==> exp/quartz <==
Design fp64_add, start of the top module:
module fp64_add(input clk, input [63:0] a, input [63:0] b, output reg [63:0] s);
make LEC_CHECK=0 CAP_MARGIN=20 CORE_MARGIN=2 CORE_UTILIZATION=50 SETUP_SLACK_MARGIN=4.23 SLEW_MARGIN=20 finish   # period 16.5 ns
run.sh (not shown) runs the stock make flow with config.mk's settings and CLKGATE_MAP_FILE=.
==> inputs of exp/fjord, as changes to exp/quartz <==
- ABC_AREA: not set -> 1
- CORE_ASPECT_RATIO: not set -> 1.8
- CORE_MARGIN: 2 -> 8
- CORE_UTILIZATION: 50 -> 40
- CTS_CLUSTER_DIAMETER: not set -> 40
- CTS_CLUSTER_SIZE: not set -> 16
- HOLD_SLACK_MARGIN: not set -> 0.08
- MIN_ROUTING_LAYER: not set -> met2
- SETUP_SLACK_MARGIN: 4.23 -> 3.4
==> flow/constraint.sdc (replaced) <==
create_clock -name core_clock -period 16.6 [get_ports {clk}]
set_input_delay 3.3200 -clock core_clock [delete_from_list [all_inputs] [get_ports {clk}]]
set_output_delay 3.3200 -clock core_clock [all_outputs]
set_load 0.01 [all_outputs]
==> comparison table <==
|  | exp/fjord | exp/quartz |
|---|---|---|
| Outcome | aborted with a tool error | aborted with a tool error |
| Failing step | global routing | global routing |
| Post-cts resize count | 380 | 355 |
| Pre-CTS WS | -11290 ps | -10520 ps |
| Floorplan core density | 40.3% | 50.8% |
| Post-synthesis instance area | 20500 um2 | 20200 um2 |
| Area fraction in compound gates after synthesis | 18.2% | 28.1% |
| Post-Place Cells | 4999 | 4054 |
| Sequential fraction of the synthesis area | 18.8% | 19.1% |
| Adder Area Share | 9.63% | 9.79% |
| Cell count in the Yosys report | 3450 | 2719 |
| Gpl congestion | 1.33 | 1.22 |
| Hpwl dp | 106000 um | 92000 um |
| Multiplexer fraction of the synthesized cell area | 0.781% | 11.1% |

========
==> inputs of 09-08 <==
==> flow/design.v <==
module FA_Structural(a,b,cin,sum,cout);
	input a,b,cin;
    output sum,cout;
    wire x,y,z;
    xor(x,a,b);
    xor(sum,x,cin);
    and(y,cin,x);
    and(z,a,b);
    or(cout,y,z);
endmodule
module RPA(a,b,cin,sum,cout);
	input [63:0] a,b;
    input cin;
    output wire [63:0] sum;
    output wire cout;
	wire c0,c1,c2,c3,c4,c5,c6,c7,c8,c9,c10,c11,c12,c13,c14,c15,c16,c17,c18,c19,c20,c21,c22,c23,c24,c25,c26,c27,c28,c29,c30,c31,c32,c33,c34,c35,c36,c37,c38,c39,c40,c41,c42,c43,c44,c45,c46,c47,c48,c49,c50,c51,c52,c53,c54,c55,c56,c57,c58,c59,c60,c61,c62;
	FA_Structural fa1(a[0],b[0],cin,sum[0],c0);
	FA_Structural fa2(a[1],b[1],c0,sum[1],c1);
	FA_Structural fa3(a[2],b[2],c1,sum[2],c2);
	FA_Structural fa4(a[3],b[3],c2,sum[3],c3);
    FA_Structural fa5(a[4],b[4],c3,sum[4],c4);
    FA_Structural fa6(a[5],b[5],c4,sum[5],c5);
    FA_Structural fa7(a[6],b[6],c5,sum[6],c6);
    FA_Structural fa8(a[7],b[7],c6,sum[7],c7);
    FA_Structural fa9(a[8],b[8],c7,sum[8],c8);
    FA_Structural fa10(a[9],b[9],c8,sum[9],c9);
    FA_Structural fa11(a[10],b[10],c9,sum[10],c10);
    FA_Structural fa12(a[11],b[11],c10,sum[11],c11);
    FA_Structural fa13(a[12],b[12],c11,sum[12],c12);
    FA_Structural fa14(a[13],b[13],c12,sum[13],c13);
    FA_Structural fa15(a[14],b[14],c13,sum[14],c14);
    FA_Structural fa16(a[15],b[15],c14,sum[15],c15);
    FA_Structural fa17(a[16],b[16],c15,sum[16],c16);
    FA_Structural fa18(a[17],b[17],c16,sum[17],c17);
    FA_Structural fa19(a[18],b[18],c17,sum[18],c18);
    FA_Structural fa20(a[19],b[19],c18,sum[19],c19);
    FA_Structural fa21(a[20],b[20],c19,sum[20],c20);
    FA_Structural fa22(a[21],b[21],c20,sum[21],c21);
    FA_Structural fa23(a[22],b[22],c21,sum[22],c22);
    FA_Structural fa24(a[23],b[23],c22,sum[23],c23);
    FA_Structural fa25(a[24],b[24],c23,sum[24],c24);
    FA_Structural fa26(a[25],b[25],c24,sum[25],c25);
    FA_Structural fa27(a[26],b[26],c25,sum[26],c26);
    FA_Structural fa28(a[27],b[27],c26,sum[27],c27);
    FA_Structural fa29(a[28],b[28],c27,sum[28],c28);
    FA_Structural fa30(a[29],b[29],c28,sum[29],c29);
    FA_Structural fa31(a[30],b[30],c29,sum[30],c30);
    FA_Structural fa32(a[31],b[31],c30,sum[31],c31);
    FA_Structural fa33(a[32],b[32],c31,sum[32],c32);
    FA_Structural fa34(a[33],b[33],c32,sum[33],c33);
    FA_Structural fa35(a[34],b[34],c33,sum[34],c34);
    FA_Structural fa36(a[35],b[35],c34,sum[35],c35);
    FA_Structural fa37(a[36],b[36],c35,sum[36],c36);	
    FA_Structural fa38(a[37],b[37],c36,sum[37],c37);
    FA_Structural fa39(a[38],b[38],c37,sum[38],c38);
    FA_Structural fa40(a[39],b[39],c38,sum[39],c39);
    FA_Structural fa41(a[40],b[40],c39,sum[40],c40);
    FA_Structural fa42(a[41],b[41],c40,sum[41],c41);
    FA_Structural fa43(a[42],b[42],c41,sum[42],c42);
    FA_Structural fa44(a[43],b[43],c42,sum[43],c43);
    FA_Structural fa45(a[44],b[44],c43,sum[44],c44);
    FA_Structural fa46(a[45],b[45],c44,sum[45],c45);
    FA_Structural fa47(a[46],b[46],c45,sum[46],c46);
    FA_Structural fa48(a[47],b[47],c46,sum[47],c47);
    FA_Structural fa49(a[48],b[48],c47,sum[48],c48);
    FA_Structural fa50(a[49],b[49],c48,sum[49],c49);
    FA_Structural fa51(a[50],b[50],c49,sum[50],c50);
    FA_Structural fa52(a[51],b[51],c50,sum[51],c51);
    FA_Structural fa53(a[52],b[52],c51,sum[52],c52);
    FA_Structural fa54(a[53],b[53],c52,sum[53],c53);
    FA_Structural fa55(a[54],b[54],c53,sum[54],c54);
    FA_Structural fa56(a[55],b[55],c54,sum[55],c55);
    FA_Structural fa57(a[56],b[56],c55,sum[56],c56);
    FA_Structural fa58(a[57],b[57],c56,sum[57],c57);
    FA_Structural fa59(a[58],b[58],c57,sum[58],c58);
    FA_Structural fa60(a[59],b[59],c58,sum[59],c59);
    FA_Structural fa61(a[60],b[60],c59,sum[60],c60);
    FA_Structural fa62(a[61],b[61],c60,sum[61],c61);
    FA_Structural fa63(a[62],b[62],c61,sum[62],c62);
    FA_Structural fa64(a[63],b[63],c62,sum[63],cout);
endmodule
module swap(input [63:0]in1, input [63:0]in2, output reg [63:0]out1, output reg [63:0]out2);
    always @(in1 or in2)
    begin
        if(in2[62:0]>in1[62:0])
        begin
            out2 = in1;
            out1 = in2;
        end
        else
        begin
            out1 = in1;
            out2 = in2;
        end
    end
endmodule
module shifter(input [63:0]A, input [10:0]shift, output [63:0]B);
    assign B = A>>shift;
endmodule
module split(input [63:0]A, output sign, output [10:0]exp, output [51:0]man);
    assign sign = A[63];
    assign exp  = A[62:52];
    assign man  = A[51:0];
endmodule
module dfa(input [63:0] I1, input [63:0] I2, output reg [63:0] Final_exp);
    wire[63:0] A,B;
    swap SW(I1,I2,A,B); 
    wire S1,S2;        
    wire [10:0] E1,E2; 
    wire [51:0] M1,M2; 
    split SP1(A,S1,E1,M1); 
    split SP2(B,S2,E2,M2); 
    wire [10:0]Expdiff; 
    assign Expdiff = E1-E2;
    wire [63:0] T1,T2,T3;  
    assign T1= {|E1,M1};   
    assign T2= {|E2,M2};   
    shifter BS(T2,Expdiff,T3); 
    wire [63:0]T4;
    assign T4 = {64{S1^S2}}^T3; 
    wire [63:0]Sum;
    wire Carry;
    RPA C1(T1,T4,S1^S2,Sum,Carry); 
    reg [51:0] M3,tmp; 
    reg [10:0] E3;
    integer i, j;
    reg found;
    always @(*)
    begin
        i=53;
        j=0;
        found=1'b0;
        tmp=Sum[51:0];
        if(Sum[53]==1)
        begin 
            M3=Sum[52:1];
            E3 = E1 + 1'b1;
        end
        else if(Sum[52]==0)
        begin
            for(j=1;j<=52;j=j+1)
            begin
                if(!found && Sum[52-j]==1'b1)
                begin
                    i=j;
                    found=1'b1;
                end
            end
            E3=E1-i;
            tmp=Sum[51:0];
            M3=tmp<<i;
        end
        else
        begin
            M3=Sum[51:0];
            E3=E1;
        end
    end
    always@(*) begin
        if(&E1 == 1'b1 || &E2 == 1'b1) begin
            Final_exp = 64'b0_11111111111_1111111111111111111111111111111111111111111111111111;	
        end
        else if((|E1== 1'b0) && (|M1[51:0]== 1'b0)) begin
            Final_exp = {S2,E2,M2[51:0]};
        end
        else if((|E2== 1'b0) && (|M2[51:0]== 1'b0)) begin
            Final_exp = {S1,E1,M1[51:0]};
        end
        else if(Sum[63:0] == 63'b0) begin
            Final_exp=64'b0;
        end
        else begin
            Final_exp = {S1,{11{|Sum}} & E3,M3};
        end
    end
endmodule
module fp64_add(input clk, input [63:0] a, input [63:0] b, output reg [63:0] s);
    reg  [63:0] a_q, b_q;
    wire [63:0] sum;
    dfa u_dfa(.I1(a_q), .I2(b_q), .Final_exp(sum));
    always @(posedge clk) begin
        a_q <= a;
        b_q <= b;
        s   <= sum;
    end
endmodule
==> flow/run.sh <==
#!/bin/bash
# the make line also repeats each setting of config.mk as NAME=value (left out here)
make -C /OpenROAD-flow-scripts/flow DESIGN_CONFIG=/design/flow/config.mk WORK_HOME=/design/flow/orfs CLKGATE_MAP_FILE= finish
==> flow/config.mk <==
export PLATFORM = sky130hd
export DESIGN_NAME = fp64_add
export DESIGN_NICKNAME = fp64_add
export VERILOG_FILES = /design/flow/design.v
export SDC_FILE = /design/flow/constraint.sdc
export NUM_CORES = 4
export LEC_CHECK = 0
export CAP_MARGIN = 20
export CORE_MARGIN = 2
export CORE_UTILIZATION = 25
export SLEW_MARGIN = 20
==> flow/constraint.sdc <==
create_clock -name core_clock -period 29.7 [get_ports {clk}]
set_input_delay 5.9400 -clock core_clock [delete_from_list [all_inputs] [get_ports {clk}]]
set_output_delay 5.9400 -clock core_clock [all_outputs]
set_load 0.01 [all_outputs]
==> 10-15: changes against 09-08 <==
--- a/flow/config.mk
+++ b/flow/config.mk
@@ -7,5 +7,5 @@
 export LEC_CHECK = 0
 export CAP_MARGIN = 20
 export CORE_MARGIN = 2
-export CORE_UTILIZATION = 25
+export CORE_UTILIZATION = 58
 export SLEW_MARGIN = 20
==> flow/constraint.sdc (replaced) <==
create_clock -name core_clock -period 16.5 [get_ports {clk}]
set_input_delay 3.3000 -clock core_clock [delete_from_list [all_inputs] [get_ports {clk}]]
set_output_delay 3.3000 -clock core_clock [all_outputs]
set_load 0.01 [all_outputs]
==> 05-12: changes against 09-08 <==
--- a/flow/config.mk
+++ b/flow/config.mk
@@ -7,5 +7,6 @@
 export LEC_CHECK = 0
 export CAP_MARGIN = 20
 export CORE_MARGIN = 2
-export CORE_UTILIZATION = 25
+export CORE_UTILIZATION = 50
+export SETUP_SLACK_MARGIN = 4.75
 export SLEW_MARGIN = 20
==> flow/constraint.sdc (replaced) <==
create_clock -name core_clock -period 16.5 [get_ports {clk}]
set_input_delay 3.3000 -clock core_clock [delete_from_list [all_inputs] [get_ports {clk}]]
set_output_delay 3.3000 -clock core_clock [all_outputs]
set_load 0.01 [all_outputs]
==> results <==
quantity	10-15	05-12	09-08
Die span in x	190 um	205 um	288 um
Count of buffers added by post-CTS timing repair for setup	51	70	0
Count of state elements after synthesis	192	192	192
Final weighted congestion of routability-driven global placement	1.29	1.22	1.05
Status	aborted with a tool error	aborted with a tool error	finished clean
Failing step	5_1_grt	5_1_grt	-
CTS resizes	305	355	0
Dpl ws	-10360 ps	-10520 ps	583 ps
Core box area	34400 um^2	39700 um^2	80200 um^2
Die Span Y	190 um	205 um	288 um
Total number of placement rows	68	73	104
Number of unique standard cell types used by synthesis	98	98	98
Post-DP Area	28500 um^2	28700 um^2	24400 um^2
Proportion of synthesized area in mux cells	11.1%	11.1%	11.1%
Area fraction of the dominant cell type after synthesis	19.1%	19.1%	19.1%
Placed insts	3966	4054	3970
Pre-placement core utilization	58.7%	50.8%	25.2%
Yosys top cell by instances	nand2_1	nand2_1	nand2_1
Number of nets at floorplan	2974	2974	2974
Fraction of synthesized cell area in xor and xnor cells	3.42%	3.42%	3.42%
Number of buffers on the longest clock path	2	2	2
Detailed placement HPWL	85900 um	92000 um	92600 um
Overall chip area	36300 um^2	42000 um^2	82900 um^2
Root buffer cell	clkbuf_16	clkbuf_16	clkbuf_16
